==> run R: inputs <==
==> flow/design.v (excerpt) <==
module cpu 
	(output wire [7:0] address,
	 output wire [7:0] to_memory,
	 output wire write,
	 input wire [7:0] from_memory, 
     input wire clk, reset);
export LEC_CHECK = 0
export CAP_MARGIN = 20
export CELL_PAD_IN_SITES_GLOBAL_PLACEMENT = 2
export CORE_MARGIN = 2
export CORE_UTILIZATION = 40
export CTS_CLUSTER_SIZE = 53
export SLEW_MARGIN = 20
create_clock -name core_clock -period 8.0 [get_ports {clk}]
run.sh (not shown) runs the stock make flow with config.mk's settings and CLKGATE_MAP_FILE=.
==> inputs of run F, as changes to run R <==
- CELL_PAD_IN_SITES_GLOBAL_PLACEMENT: 2 -> unset
- CORE_ASPECT_RATIO: unset -> 0.5
- CORE_UTILIZATION: 40 -> 67
- CTS_CLUSTER_DIAMETER: unset -> 339
- CTS_CLUSTER_SIZE: 53 -> 10
- PLACE_DENSITY: unset -> 0.39
- SETUP_SLACK_MARGIN: unset -> 1.81
- SLEW_MARGIN: 20 -> 15
- TNS_END_PERCENT: unset -> 5
==> inputs of run H, as changes to run R <==
- CELL_PAD_IN_SITES_GLOBAL_PLACEMENT: 2 -> unset
- CORE_UTILIZATION: 40 -> 64
- CTS_CLUSTER_SIZE: 53 -> unset
==> flow/constraint.sdc (replaced) <==
create_clock -name core_clock -period 4.03 [get_ports {clk}]
set_input_delay 0.8060 -clock core_clock [delete_from_list [all_inputs] [get_ports {clk}]]
set_output_delay 0.8060 -clock core_clock [all_outputs]
set_load 0.01 [all_outputs]
==> results <==
| quantity | run R | run F | run H |
|---|---|---|---|
| Result of the run | timing/DRC/antenna clean | timing/DRC/antenna clean | timing/DRC/antenna clean |
| Clk cell area share | 2.55% | 2.62% | 2.04% |
| Clock power frac | 7.4% | 7.5% | 6.3% |
| Post-route worst setup slack | 2.56 ns | 2.57 ns | 0.116 ns |
| Placed Instances | 979 | 909 | 942 |
| Peak fanout along the critical path | 17 | 17 | 12 |
| Overall track demand over capacity in global routing | 28.7% | 43.2% | 42.3% |
| Fraction of area in registers | 19.3% | 19.5% | 19.1% |
| Total half-perimeter wirelength after legalization and detailed placement | 18200 um | 15900 um | 16500 um |
| First-pass GRT wire length | 36600 um | 34100 um | 34100 um |
| Clock transition at the register clock pins on the worst setup and hold paths after CTS | 0.07 ns | 0.07 ns | 0.10 ns |
| Die area | 16500 um^2 | 10100 um^2 | 10500 um^2 |
| Net switching component of the power | 1920 uW | 1960 uW | 3860 uW |
| Crit path largest cell delay | 0.72 ns | 0.73 ns | 0.61 ns |
| Maximum resistive drop on vdd | 202 uV | 420 uV | 810 uV |

---

==> v24: inputs <==
Starting RTL as in the previous note.
## cpu
module cpu 
	(output wire [7:0] address,
	 output wire [7:0] to_memory,
	 output wire write,
	 input wire [7:0] from_memory, 
     input wire clk, reset);
export LEC_CHECK = 0
export CAP_MARGIN = 20
export CELL_PAD_IN_SITES_GLOBAL_PLACEMENT = 3
export CORE_MARGIN = 2
export CORE_UTILIZATION = 31
export CTS_CLUSTER_DIAMETER = 335
export CTS_CLUSTER_SIZE = 40
export MIN_ROUTING_LAYER = met1
export PLACE_DENSITY_LB_ADDON = 0.06
export SETUP_SLACK_MARGIN = 0.83
export SLEW_MARGIN = 20
export TNS_END_PERCENT = 60
create_clock -name core_clock -period 4.67 [get_ports {clk}]
==> v37 (differences from v24) <==
==> flow/config.mk (replaced) <==
export PLATFORM = sky130hd
export DESIGN_NAME = cpu
export DESIGN_NICKNAME = cpu
export VERILOG_FILES = /design/flow/design.v
export SDC_FILE = /design/flow/constraint.sdc
export NUM_CORES = 4
export LEC_CHECK = 0
export CAP_MARGIN = 20
export CORE_MARGIN = 2
export CORE_UTILIZATION = 47
export CTS_CLUSTER_DIAMETER = 339
export CTS_CLUSTER_SIZE = 98
export PLACE_DENSITY = 0.39
export SLEW_MARGIN = 15
==> flow/constraint.sdc (replaced) <==
create_clock -name core_clock -period 8.0 [get_ports {clk}]
set_input_delay 1.6000 -clock core_clock [delete_from_list [all_inputs] [get_ports {clk}]]
set_output_delay 1.6000 -clock core_clock [all_outputs]
set_load 0.01 [all_outputs]
==> summary.txt <==
run metrics: status complete, no violations, non-clk buf share 4.45%, r2r endpoint dt_pht0.IR_out[4], sw frac 57.3%, Logic area 4510 µm², flop-to-flop setup slack 4060 ps, Placed Cells 962, clk latency of the worst-skew pair 300 ps, clock buffer count 6, drt via density 6.82, met3 wire length 1720 µm, P_comb 2.51 mW, postcts setup bufs 0, Clock Skews 5.93 ps
the above is filed under v37

==> summary.txt <==
run metrics: Logic area 4570 µm², status complete, no violations, Clock Skews 6.45 ps, flop-to-flop setup slack 990 ps, clock buffer count 5, drt via density 6.05, non-clk buf share 6.66%, P_comb 4.73 mW, postcts setup bufs 1, Placed Cells 1075, sw frac 57.1%
the above is filed under v24


---

==> run A <==
Starting RTL as in the previous note.
## cpu
module cpu 
	(output wire [7:0] address,
	 output wire [7:0] to_memory,
	 output wire write,
	 input wire [7:0] from_memory, 
     input wire clk, reset);
        wire IR_Load;
    wire MAR_Load;
    wire PC_Load;
    wire PC_Inc;
    wire A_Load;
    wire B_Load;
    wire CCR_Load;
    wire[2:0] ALU_Sel;
    wire[1:0] Bus1_Sel, Bus2_Sel;
    wire[7:0] IR;
    wire[3:0] CCR_Result;
	control_unit ctrl_un0 (
        .IR_Load(IR_Load),
        .MAR_Load(MAR_Load),
        .PC_Load(PC_Load),
        .PC_Inc(PC_Inc),
        .A_Load(A_Load),
        .B_Load(B_Load),
        .CCR_Load(CCR_Load),
        .ALU_Sel(ALU_Sel),
        .Bus1_Sel(Bus1_Sel),
        .Bus2_Sel(Bus2_Sel),
        .write(write),
        .IR(IR),
        .CCR_Result(CCR_Result),
        .Clk(clk),
        .Reset(reset)
	);
	data_path dt_pht0 (
		.address(address),
        .to_memory(to_memory),
        .IR_out(IR),
        .CCR_Result(CCR_Result),
        .from_memory(from_memory),
        .ALU_Sel(ALU_Sel),
        .Bus1_Sel(Bus1_Sel),
        .Bus2_Sel(Bus2_Sel),
        .IR_Load(IR_Load),
        .MAR_Load(MAR_Load),
        .PC_Load(PC_Load),
        .PC_Inc(PC_Inc),
        .A_Load(A_Load),
        .B_Load(B_Load),
        .CCR_Load(CCR_Load),
        .Clk(clk),
        .Reset(reset)
	);
endmodule
clock: 3.06 ns
lec_check: 0
abc_area: 1
cap_margin: 20
core_aspect_ratio: 0.92
core_margin: 2
core_utilization: 72
cts_cluster_size: 15
place_density: 0.65
setup_slack_margin: 0.26
slew_margin: 20
==> inputs of run X, as changes to run A <==
- CORE_ASPECT_RATIO: 0.92 -> not set
- CORE_UTILIZATION: 72 -> 62
- CTS_CLUSTER_SIZE: 15 -> 94
- PLACE_DENSITY: 0.65 -> not set
- SETUP_SLACK_MARGIN: 0.26 -> not set
==> flow/constraint.sdc (replaced) <==
create_clock -name core_clock -period 7.19 [get_ports {clk}]
set_input_delay 1.4380 -clock core_clock [delete_from_list [all_inputs] [get_ports {clk}]]
set_output_delay 1.4380 -clock core_clock [all_outputs]
set_load 0.01 [all_outputs]
==> out/metrics.json <==
{
  "outcome": {
    "outcome": "timing/DRC/antenna clean"
  },
  "route": {
    "routed_length_on_met2_um": 9320,
    "wl_um": 19200
  },
  "power_and_ir_drop": {
    "p_per_area_mw_per_mm2": 452
  },
  "setup_path": {
    "r2r-end": "dt_pht0.CCR_Result[0]",
    "critical_path_arrival_ns": 3.01,
    "critPathCaptureType": "output port"
  }
}
# the run above: run X

==> out/metrics.json <==
{
  "outcome": {
    "outcome": "complete, but fails checks",
    "checkFailReasons": "negative setup slack"
  },
  "sta": {
    "setup_viol_count_final": 1,
    "fin_ws_ns": -0.00928
  },
  "setup_path": {
    "critical_path_arrival_ns": 3.29,
    "critPathCaptureType": "register"
  },
  "route": {
    "wl_um": 23700
  }
}
# the run above: run A


---

==> inputs of run a <==
Starting RTL as in the previous note.
Settings: LEC_CHECK=0, CAP_MARGIN=20, CELL_PAD_IN_SITES_DETAIL_PLACEMENT=0, CORE_ASPECT_RATIO=0.5, CORE_MARGIN=2, CORE_UTILIZATION=45, CTS_CLUSTER_DIAMETER=339, CTS_CLUSTER_SIZE=10, MIN_ROUTING_LAYER=met1, PLACE_DENSITY=0.41, SLEW_MARGIN=20, TNS_END_PERCENT=15; clock period 8.14 ns.
==> run b (differences from run a) <==
==> flow/config.mk (replaced) <==
export PLATFORM = sky130hd
export DESIGN_NAME = cpu
export DESIGN_NICKNAME = cpu
export VERILOG_FILES = /design/flow/design.v
export SDC_FILE = /design/flow/constraint.sdc
export NUM_CORES = 4
export LEC_CHECK = 0
export CAP_MARGIN = 20
export CORE_MARGIN = 2
export CORE_UTILIZATION = 66
export SLEW_MARGIN = 20
==> flow/constraint.sdc (replaced) <==
create_clock -name core_clock -period 4.4 [get_ports {clk}]
set_input_delay 0.8800 -clock core_clock [delete_from_list [all_inputs] [get_ports {clk}]]
set_output_delay 0.8800 -clock core_clock [all_outputs]
set_load 0.01 [all_outputs]
==> run c (differences from run a) <==
==> flow/config.mk (replaced) <==
export PLATFORM = sky130hd
export DESIGN_NAME = cpu
export DESIGN_NICKNAME = cpu
export VERILOG_FILES = /design/flow/design.v
export SDC_FILE = /design/flow/constraint.sdc
export NUM_CORES = 4
export LEC_CHECK = 0
export ABC_AREA = 1
export CAP_MARGIN = 20
export CELL_PAD_IN_SITES_DETAIL_PLACEMENT = 2
export CELL_PAD_IN_SITES_GLOBAL_PLACEMENT = 0
export CORE_ASPECT_RATIO = 1.65
export CORE_MARGIN = 2
export CORE_UTILIZATION = 54
export CTS_CLUSTER_DIAMETER = 339
export CTS_CLUSTER_SIZE = 49
export GPL_ROUTABILITY_DRIVEN = 1
export GPL_TIMING_DRIVEN = 1
export MIN_ROUTING_LAYER = met2
export PLACE_DENSITY = 0.76
export SETUP_SLACK_MARGIN = 2.42
export SLEW_MARGIN = 20
==> run d (differences from run a) <==
==> flow/config.mk (replaced) <==
export PLATFORM = sky130hd
export DESIGN_NAME = cpu
export DESIGN_NICKNAME = cpu
export VERILOG_FILES = /design/flow/design.v
export SDC_FILE = /design/flow/constraint.sdc
export NUM_CORES = 4
export LEC_CHECK = 0
export CAP_MARGIN = 20
export CORE_MARGIN = 2
export CORE_UTILIZATION = 40
export SLEW_MARGIN = 20
==> flow/constraint.sdc (replaced) <==
create_clock -name core_clock -period 5.51 [get_ports {clk}]
set_input_delay 1.1020 -clock core_clock [delete_from_list [all_inputs] [get_ports {clk}]]
set_output_delay 1.1020 -clock core_clock [all_outputs]
set_load 0.01 [all_outputs]
==> results <==
Run a ran to the end with no violations. Run c failed in detailed placement (DPL-0033). Run d completed without violations. Run b completed with no timing, DRC or antenna violations. Clock power: run b > run d > run a. The highest utilization belongs to run b, the lowest to run d. Die area: run a is lower than run d (10%). Clock-buffer cell count: run a is higher than run d (1). Of run a and run b, run a has the higher hold slack (gap 0.018 ns). Register-to-register slack: run a > run d > run b.

---

==> exp/violet: inputs <==
cpu again, from the RTL that the note above started with.
clock: 8.0 ns
lec_check: 0
cap_margin: 20
core_margin: 2
core_utilization: 47
cts_cluster_diameter: 339
cts_cluster_size: 17
place_density: 0.39
slew_margin: 15
tns_end_percent: 15
==> exp/zinc: changes against exp/violet <==
- ABC_AREA: not set -> 1
- CAP_MARGIN: 20 -> 10
- CELL_PAD_IN_SITES_GLOBAL_PLACEMENT: not set -> 1
- CORE_ASPECT_RATIO: not set -> 0.61
- CORE_UTILIZATION: 47 -> 45
- CTS_CLUSTER_DIAMETER: 339 -> 221
- CTS_CLUSTER_SIZE: 17 -> 11
- GPL_ROUTABILITY_DRIVEN: not set -> 1
- MIN_ROUTING_LAYER: not set -> met2
- PLACE_DENSITY: 0.39 -> not set
- PLACE_DENSITY_LB_ADDON: not set -> 0.11
- SETUP_SLACK_MARGIN: not set -> 1.0
- SLEW_MARGIN: 15 -> 20
- TNS_END_PERCENT: 15 -> not set
==> results.toml <==
# generated from flow reports
[power_and_ir_drop]
seq_power_share_pct = 19.0
comb-power_mw = 2.51
power_frac_comb_pct = 74.3

[outcome]
status = "finished clean"

[setup_path]
worstSetupEndpoint = "to_memory[2]"

[detailed_routing]
ant_nets = 0
(the above is from exp/violet)
==> results.toml <==
# physical design summary
[logic_synthesis]
logic_family = "simple AND/OR/NAND/NOR gates"
edf_count = 0
xor_share_pct = 3.55
ys_sh_aoi_pct = 13.8
synth-async-reset-ratio_pct = 100

[outcome]
error = "[ERROR GRT-0116] Global routing finished with congestion. Check the congestion regions in the DRC Viewer."
haltStage = "global routing (5_1_grt)"
status = "stopped before the end"

[place]
place_ws_ns = 3.79
(the above is from exp/zinc)

---

==> job 8762: inputs <==
Starting RTL as in the previous note.
==> flow/config.mk <==
export PLATFORM = sky130hd
export DESIGN_NAME = cpu
export DESIGN_NICKNAME = cpu
export VERILOG_FILES = /design/flow/design.v
export SDC_FILE = /design/flow/constraint.sdc
export NUM_CORES = 4
export LEC_CHECK = 0
export CAP_MARGIN = 20
export CELL_PAD_IN_SITES_GLOBAL_PLACEMENT = 2
export CORE_ASPECT_RATIO = 0.65
export CORE_MARGIN = 2
export CORE_UTILIZATION = 40
export CTS_CLUSTER_SIZE = 53
export GPL_ROUTABILITY_DRIVEN = 0
export GPL_TIMING_DRIVEN = 1
export SLEW_MARGIN = 5
==> flow/constraint.sdc <==
create_clock -name core_clock -period 6.73 [get_ports {clk}]
set_input_delay 1.3460 -clock core_clock [delete_from_list [all_inputs] [get_ports {clk}]]
set_output_delay 1.3460 -clock core_clock [all_outputs]
set_load 0.01 [all_outputs]
==> job 4970 (differences from job 8762) <==
CELL_PAD_IN_SITES_GLOBAL_PLACEMENT = unset   (was 2)
CORE_ASPECT_RATIO = unset   (was 0.65)
CORE_UTILIZATION = 68   (was 40)
CTS_CLUSTER_SIZE = 37   (was 53)
GPL_ROUTABILITY_DRIVEN = unset   (was 0)
GPL_TIMING_DRIVEN = unset   (was 1)
SLEW_MARGIN = 20   (was 5)
==> flow/constraint.sdc (replaced) <==
create_clock -name core_clock -period 2.78 [get_ports {clk}]
set_input_delay 0.5560 -clock core_clock [delete_from_list [all_inputs] [get_ports {clk}]]
set_output_delay 0.5560 -clock core_clock [all_outputs]
set_load 0.01 [all_outputs]
==> job 7454 (differences from job 8762) <==
CELL_PAD_IN_SITES_GLOBAL_PLACEMENT = unset   (was 2)
CORE_ASPECT_RATIO = unset   (was 0.65)
CTS_CLUSTER_SIZE = unset   (was 53)
GPL_ROUTABILITY_DRIVEN = unset   (was 0)
GPL_TIMING_DRIVEN = unset   (was 1)
SLEW_MARGIN = 20   (was 5)
==> flow/constraint.sdc (replaced) <==
create_clock -name core_clock -period 8.0 [get_ports {clk}]
set_input_delay 1.6000 -clock core_clock [delete_from_list [all_inputs] [get_ports {clk}]]
set_output_delay 1.6000 -clock core_clock [all_outputs]
set_load 0.01 [all_outputs]
==> flow_summary.ini <==
; physical design summary
[outcome]
status = timing/DRC/antenna clean

[routing]
num_vias = 6661
met2WireLength_um = 9349

[clock_tree]
cts_root_buf = clkbuf_16

[worst_hold_path]
min_to = dt_pht0.B[2]

[die]
floorplan.core_util_pct = 41.11
nWellTaps = 209

[timing]
drv_slew = 0

[place]
dp_cells = 1001

[critical_path]
critPathBufInv = 2

[run]
max_cap_viol_count = 0
[end of results for job 8762]
==> flow_summary.ini <==
; physical design summary
[critical_path]
reg2reg_from = ctrl_un0.current_state[1]
critPathBufInv = 2
crit_path_cell_trace = ha_1 -> nand2b_1 -> or4_1 -> and2_1 -> a21oi_1 -> a2bb2oi_1 -> inv_1 -> clkdlybuf4s50_1

[run]
max_cap_viol_count = 0

[timing]
drv_slew = 0

[routing]
met2WireLength_um = 10020
viasPerCell = 6.709
num_vias = 6608

[global_routing]
antenna_found_initial = 0

[die]
nWellTaps = 188

[outcome]
status = timing/DRC/antenna clean

[worst_hold_path]
min_to = dt_pht0.B[5]
[end of results for job 7454]
==> flow_summary.ini <==
; physical design summary
[outcome]
status = stopped before the end
lastStage = 5_1_grt
stop_error = [ERROR GRT-0116] Global routing finished with congestion. Check the congestion regions in the DRC Viewer.

[clock_tree]
h-tree-depth = 2
cts_root_buf = clkbuf_8
clkSinkCount = 51

[logic_synthesis]
synthAoiAreaFrac_pct = 29.60
synthMuxAreaShare_pct = 5.867
syn-cell-area_mm2 = 0.006185

[place]
dp_cells = 1061
routabilityCongestion = 1.258

[die]
floorplan.core_util_pct = 70.57
[end of results for job 4970]
Power is estimated from default activity; no workload was simulated.
